==> run P <==
## SOBEL
module  SOBEL(clk,reset,busy,ready,iaddr,idata,cdata_rd,cdata_wr,caddr_rd,caddr_wr,cwr,crd,csel	);
	input clk,reset;
	input ready;
	input [7:0] idata;
	input [7:0] cdata_rd;
	output reg busy;
	output reg [16:0] iaddr;
	output reg [7:0] cdata_wr;
	output [15:0] caddr_rd;
	output reg [15:0] caddr_wr;
	output reg cwr;
	output crd;
	output reg [1:0] csel;
	assign caddr_rd = 16'd0;
	assign crd = 1'b0;
	localparam IDLE = 2'd0, READ = 2'd1, WRITE = 2'd2, DONE = 2'd3;
	reg [1:0] state;
	reg [3:0] count;
	reg [16:0] count_iaddr;    
	reg [16:0] w_count;        
	reg [71:0] pixel_value;    
	reg [7:0] sobel_x;
	wire [71:0] win = {idata, pixel_value[63:0]};
	wire [7:0] p0 = win[7:0],   p1 = win[15:8],  p2 = win[23:16];
	wire [7:0] p3 = win[31:24], p5 = win[47:40];
	wire [7:0] p6 = win[55:48], p7 = win[63:56], p8 = win[71:64];
	wire signed [11:0] gx = $signed({4'b0, p0}) + $signed({3'b0, p3, 1'b0}) + $signed({4'b0, p6})
	                      - $signed({3'b0, p5, 1'b0}) - $signed({4'b0, p2}) - $signed({4'b0, p8});
	wire signed [11:0] gy_r = $signed({4'b0, pixel_value[7:0]}) + $signed({3'b0, pixel_value[15:8], 1'b0}) + $signed({4'b0, pixel_value[23:16]})
  ...
Settings: LEC_CHECK=0, ABC_AREA=1, CAP_MARGIN=20, CORE_MARGIN=2, CORE_UTILIZATION=72, CTS_CLUSTER_DIAMETER=231, CTS_CLUSTER_SIZE=34, HOLD_SLACK_MARGIN=0.29, PLACE_DENSITY_LB_ADDON=0.19, SETUP_SLACK_MARGIN=-0.56, SLEW_MARGIN=20; clock period 7.24 ns.
run.sh (not shown) runs the stock make flow with config.mk's settings and CLKGATE_MAP_FILE=.
==> run R (differences from run P) <==
CTS_CLUSTER_DIAMETER = 400   (was 231)
CTS_CLUSTER_SIZE = 95   (was 34)
HOLD_SLACK_MARGIN = default   (was 0.29)
PLACE_DENSITY_LB_ADDON = 0.05   (was 0.19)
SETUP_SLACK_MARGIN = default   (was -0.56)
==> flow/constraint.sdc (replaced) <==
create_clock -name core_clock -period 8.57 [get_ports {clk}]
set_input_delay 1.7140 -clock core_clock [delete_from_list [all_inputs] [get_ports {clk}]]
set_output_delay 1.7140 -clock core_clock [all_outputs]
set_load 0.01 [all_outputs]
==> run Y (differences from run P) <==
ABC_AREA = default   (was 1)
CTS_CLUSTER_DIAMETER = default   (was 231)
CTS_CLUSTER_SIZE = default   (was 34)
HOLD_SLACK_MARGIN = default   (was 0.29)
PLACE_DENSITY_LB_ADDON = default   (was 0.19)
==> flow/constraint.sdc (replaced) <==
create_clock -name core_clock -period 8.39 [get_ports {clk}]
set_input_delay 1.6780 -clock core_clock [delete_from_list [all_inputs] [get_ports {clk}]]
set_output_delay 1.6780 -clock core_clock [all_outputs]
set_load 0.01 [all_outputs]
==> notes <==
Run P aborted during global routing (5_1_grt). Run Y completed and failed the layout checks on negative setup slack. Run R finished but fails on negative setup slack.
In run Y the register-to-register slack is higher than in run R, by 0.77 ns.
Against run R, the via count of run Y is smaller by about 8%.
Against run Y, the synthesized cell count of run P is higher by about 24%.
In area after synthesis, run R and run P do not differ.
Die size is the same in run P and run R.
Between run R and run Y, the lower first-iteration DRC count is in run Y (gap about 12%, measured against run Y).
Of run Y and run R, run Y has the higher maximum frequency (gap 10%, measured against run R).
==> figures <==
WHS Path Cells: run Y 2; run P -; run R 2
Largest stage delay on the critical path: run Y 0.59 ns; run P -; run R 0.59 ns
RR Endpoint: run Y iaddr[16]; run P -; run R iaddr[16]
Highest routed metal layer: run Y met5; run P -; run R met5
Number of distinct library cells after synthesis: run Y 101; run P 52; run R 52
Critical path class: run Y register to register; run P -; run R register to register
Compound Share, Synth: run Y 21.61%; run P 15.03%; run R 15.03%
Mapped Avg Cell Area: run Y 8.701 um^2; run P 7.369 um^2; run R 7.369 um^2
Netlist Area Pre-Place: run Y 0.01232 mm^2; run P 0.01292 mm^2; run R 0.01292 mm^2
# DRC: run Y 0; run P -; run R 0
Insertion delay of the later-clocked pin in the worst-skew pair: run Y 0.46 ns; run P -; run R 0.44 ns
Detail Route met3 WL: run Y 6736 um; run P -; run R 6952 um
Outcome: run Y complete, but fails checks; run P aborted with a tool error; run R complete, but fails checks
Failing step: run Y -; run P global routing (5_1_grt); run R -
Reasons for failing layout checks: run Y negative setup slack; run P -; run R negative setup slack
Most frequent cell on the critical path: run Y sky130_fd_sc_hd__buf_4; run P -; run R sky130_fd_sc_hd__nand2_2
